==> inputs of 12-05 <==
==> flow/design.v (excerpt) <==
module sram_logger(
    input         CLK_48MHZ,
    input         RESET,           
    input         READ_CMD,
    input  [79:0] GEIG_DATA,
    input  [79:0] MAG_DATA,
    input  [31:0] SRAM_D_IN,
    output [17:0] SRAM_A,
    output [3:0]  SRAM_SRBS,
    output        SRAM_CE,
    output        SRAM_WE,
    output        SRAM_OE,
    output [15:0] SRAM_D_OUT,
    output        SRAM_D_OE,
    output [15:0] DATA_READ,
    output [17:0] W_ADDRESS,
    output        W_CHIP_SELECT,
    output [17:0] R_ADDRESS,
    output        R_CHIP_SELECT
);
make LEC_CHECK=0 CAP_MARGIN=20 CORE_MARGIN=2 CORE_UTILIZATION=58 SETUP_SLACK_MARGIN=0.49 SLEW_MARGIN=20 finish   # period 5.68 ns
run.sh (not shown) runs the stock make flow with config.mk's settings and CLKGATE_MAP_FILE=.
==> inputs of 10-10, as changes to 12-05 <==
ABC_AREA = 0   (was not set)
CAP_MARGIN = 25   (was 20)
CORE_UTILIZATION = 66   (was 58)
CTS_CLUSTER_SIZE = 83   (was not set)
GPL_TIMING_DRIVEN = 1   (was not set)
MAX_ROUTING_LAYER = met4   (was not set)
PLACE_DENSITY = 0.61   (was not set)
SETUP_SLACK_MARGIN = not set   (was 0.49)
TNS_END_PERCENT = 15   (was not set)
==> flow/constraint.sdc (replaced) <==
create_clock -name core_clock -period 4.87 [get_ports {CLK_48MHZ}]
set_input_delay 0.9740 -clock core_clock [delete_from_list [all_inputs] [get_ports {CLK_48MHZ}]]
set_output_delay 0.9740 -clock core_clock [all_outputs]
set_load 0.01 [all_outputs]
==> results <==
10-10 completed and failed the layout checks on setup timing. 12-05 produced a clean layout. In 10-10 the utilization is higher than in 12-05, by 14 points. In 12-05 the sequential share of layout area is higher than in 10-10, by 1.4 points. In 12-05 the final cell count is lower than in 10-10, by about 0.4%. Of 12-05 and 10-10, 10-10 has the higher first-iteration DRC count (gap about 37%, measured against 10-10).


==> job 994 <==
sram_logger again, from the RTL that the note above started with.
Design sram_logger, start of the top module:
module sram_logger(
    input         CLK_48MHZ,
    input         RESET,           
    input         READ_CMD,
    input  [79:0] GEIG_DATA,
    input  [79:0] MAG_DATA,
    input  [31:0] SRAM_D_IN,
    output [17:0] SRAM_A,
    output [3:0]  SRAM_SRBS,
    output        SRAM_CE,
    output        SRAM_WE,
    output        SRAM_OE,
    output [15:0] SRAM_D_OUT,
    output        SRAM_D_OE,
    output [15:0] DATA_READ,
    output [17:0] W_ADDRESS,
    output        W_CHIP_SELECT,
    output [17:0] R_ADDRESS,
    output        R_CHIP_SELECT
);
==> flow/config.mk <==
export PLATFORM = sky130hd
export DESIGN_NAME = sram_logger
export DESIGN_NICKNAME = sram_logger
export VERILOG_FILES = /design/flow/design.v
export SDC_FILE = /design/flow/constraint.sdc
export NUM_CORES = 4
export LEC_CHECK = 0
export CAP_MARGIN = 15
export CORE_MARGIN = 2
export CORE_UTILIZATION = 66
export SETUP_SLACK_MARGIN = 1.21
export SLEW_MARGIN = 20
==> flow/constraint.sdc <==
create_clock -name core_clock -period 4.83 [get_ports {CLK_48MHZ}]
set_input_delay 0.9660 -clock core_clock [delete_from_list [all_inputs] [get_ports {CLK_48MHZ}]]
set_output_delay 0.9660 -clock core_clock [all_outputs]
set_load 0.01 [all_outputs]
==> inputs of job 6051, as changes to job 994 <==
ABC_AREA = 0   (was not set)
CAP_MARGIN = 25   (was 15)
CORE_ASPECT_RATIO = 0.72   (was not set)
CORE_MARGIN = 3   (was 2)
CORE_UTILIZATION = 72   (was 66)
CTS_CLUSTER_DIAMETER = 39   (was not set)
CTS_CLUSTER_SIZE = 72   (was not set)
GPL_TIMING_DRIVEN = 1   (was not set)
MAX_ROUTING_LAYER = met4   (was not set)
PLACE_DENSITY = 0.52   (was not set)
SETUP_SLACK_MARGIN = 0.75   (was 1.21)
TNS_END_PERCENT = 15   (was not set)
==> flow/constraint.sdc (replaced) <==
create_clock -name core_clock -period 4.9 [get_ports {CLK_48MHZ}]
set_input_delay 0.9800 -clock core_clock [delete_from_list [all_inputs] [get_ports {CLK_48MHZ}]]
set_output_delay 0.9800 -clock core_clock [all_outputs]
set_load 0.01 [all_outputs]
==> inputs of job 4045, as changes to job 994 <==
ABC_AREA = 1   (was not set)
CAP_MARGIN = 5   (was 15)
CORE_UTILIZATION = 40   (was 66)
GPL_ROUTABILITY_DRIVEN = 0   (was not set)
GPL_TIMING_DRIVEN = 1   (was not set)
HOLD_SLACK_MARGIN = -0.02   (was not set)
SETUP_SLACK_MARGIN = 0.33   (was 1.21)
==> flow/constraint.sdc (replaced) <==
create_clock -name core_clock -period 9.53 [get_ports {CLK_48MHZ}]
set_input_delay 1.9060 -clock core_clock [delete_from_list [all_inputs] [get_ports {CLK_48MHZ}]]
set_output_delay 1.9060 -clock core_clock [all_outputs]
set_load 0.01 [all_outputs]
==> inputs of job 1734, as changes to job 994 <==
CAP_MARGIN = 0   (was 15)
CORE_UTILIZATION = 68   (was 66)
CTS_CLUSTER_SIZE = 36   (was not set)
SETUP_SLACK_MARGIN = not set   (was 1.21)
==> job_summary.md <==
## Implementation flow summary

| Metric | Value |
|---|---|
| Halt Stage | clock tree synthesis |
| XOR/XNOR Area Share | 0.0705 |
| Err | [ERROR DPL-0038] Utilization greater than 100%, impossible to legalize |
| Die X-Extent | 227 um |
| Synth logic family | AND-OR/OR-AND gates |
| Syn Inst Count | 2416 |
| Core Rows | 57 |
| Fp_density | 0.741 |
| Status | aborted with a tool error |
[end of results for job 6051]
==> job_summary.md <==
### Flow metrics

| Metric | Value |
|---|---|
| Status | failed layout checks |
| Fail Reasons | negative setup slack |
| Fp_density | 0.691 |
| Synth logic family | AND-OR/OR-AND gates |
| Cell taking the most area after synthesis | dfrtp_1 |
| Final worst slack | -0.656 ns |
| Syn Inst Count | 2416 |
| Comb area share | 0.317 |
| GPL Wtd Cong | 0.932 |
| XOR/XNOR Area Share | 0.0705 |
| Die X-Extent | 197 um |
| Final setup fails | 139 |
| Yosys stat chip area | 0.0254 mm^2 |
| GR peak layer | met2 |
| Core Rows | 70 |
[end of results for job 1734]
==> job_summary.md <==
## Implementation flow summary

| Metric | Value |
|---|---|
| Die X-Extent | 200 um |
| Die Y-Extent | 200 um |
| Syn Inst Count | 2416 |
| Syn_area_per_cell | 10.5 um^2 |
| Halt Stage | global routing |
| Status | aborted with a tool error |
| Err | [ERROR DPL-0038] Utilization greater than 100%, impossible to legalize |
| Area contributors post-synth | dfrtp_1, nand2_1, xnor2_1 |
| And+or+nand+nor area frac | 0.112 |
| XOR/XNOR Area Share | 0.0705 |
| Core Rows | 71 |
| Synth logic family | AND-OR/OR-AND gates |
| Post-synth ARST share | 1.00 |
| Top_reg_cell synth | dfrtp_1 |
[end of results for job 994]
==> job_summary.md <==
### Flow metrics

| Metric | Value |
|---|---|
| Die Y-Extent | 262 um |
| Core Rows | ~94 |
| End of the worst hold path | sram_interface_0.write_counter[3] |
| Synth logic family | simple AND/OR/NAND/NOR gates |
| Status | timing/DRC/antenna clean |
| Max-cap violations | 0 |
| Seq/total area | 0.438 |
| Die X-Extent | 262 um |
| Final core utilization | 0.487 |
| Pwr Total | 0.00652 W |
| Hold path start | sram_interface_0.write_counter[3] |
[end of results for job 4045]
Power and IR drop assume default switching activity.
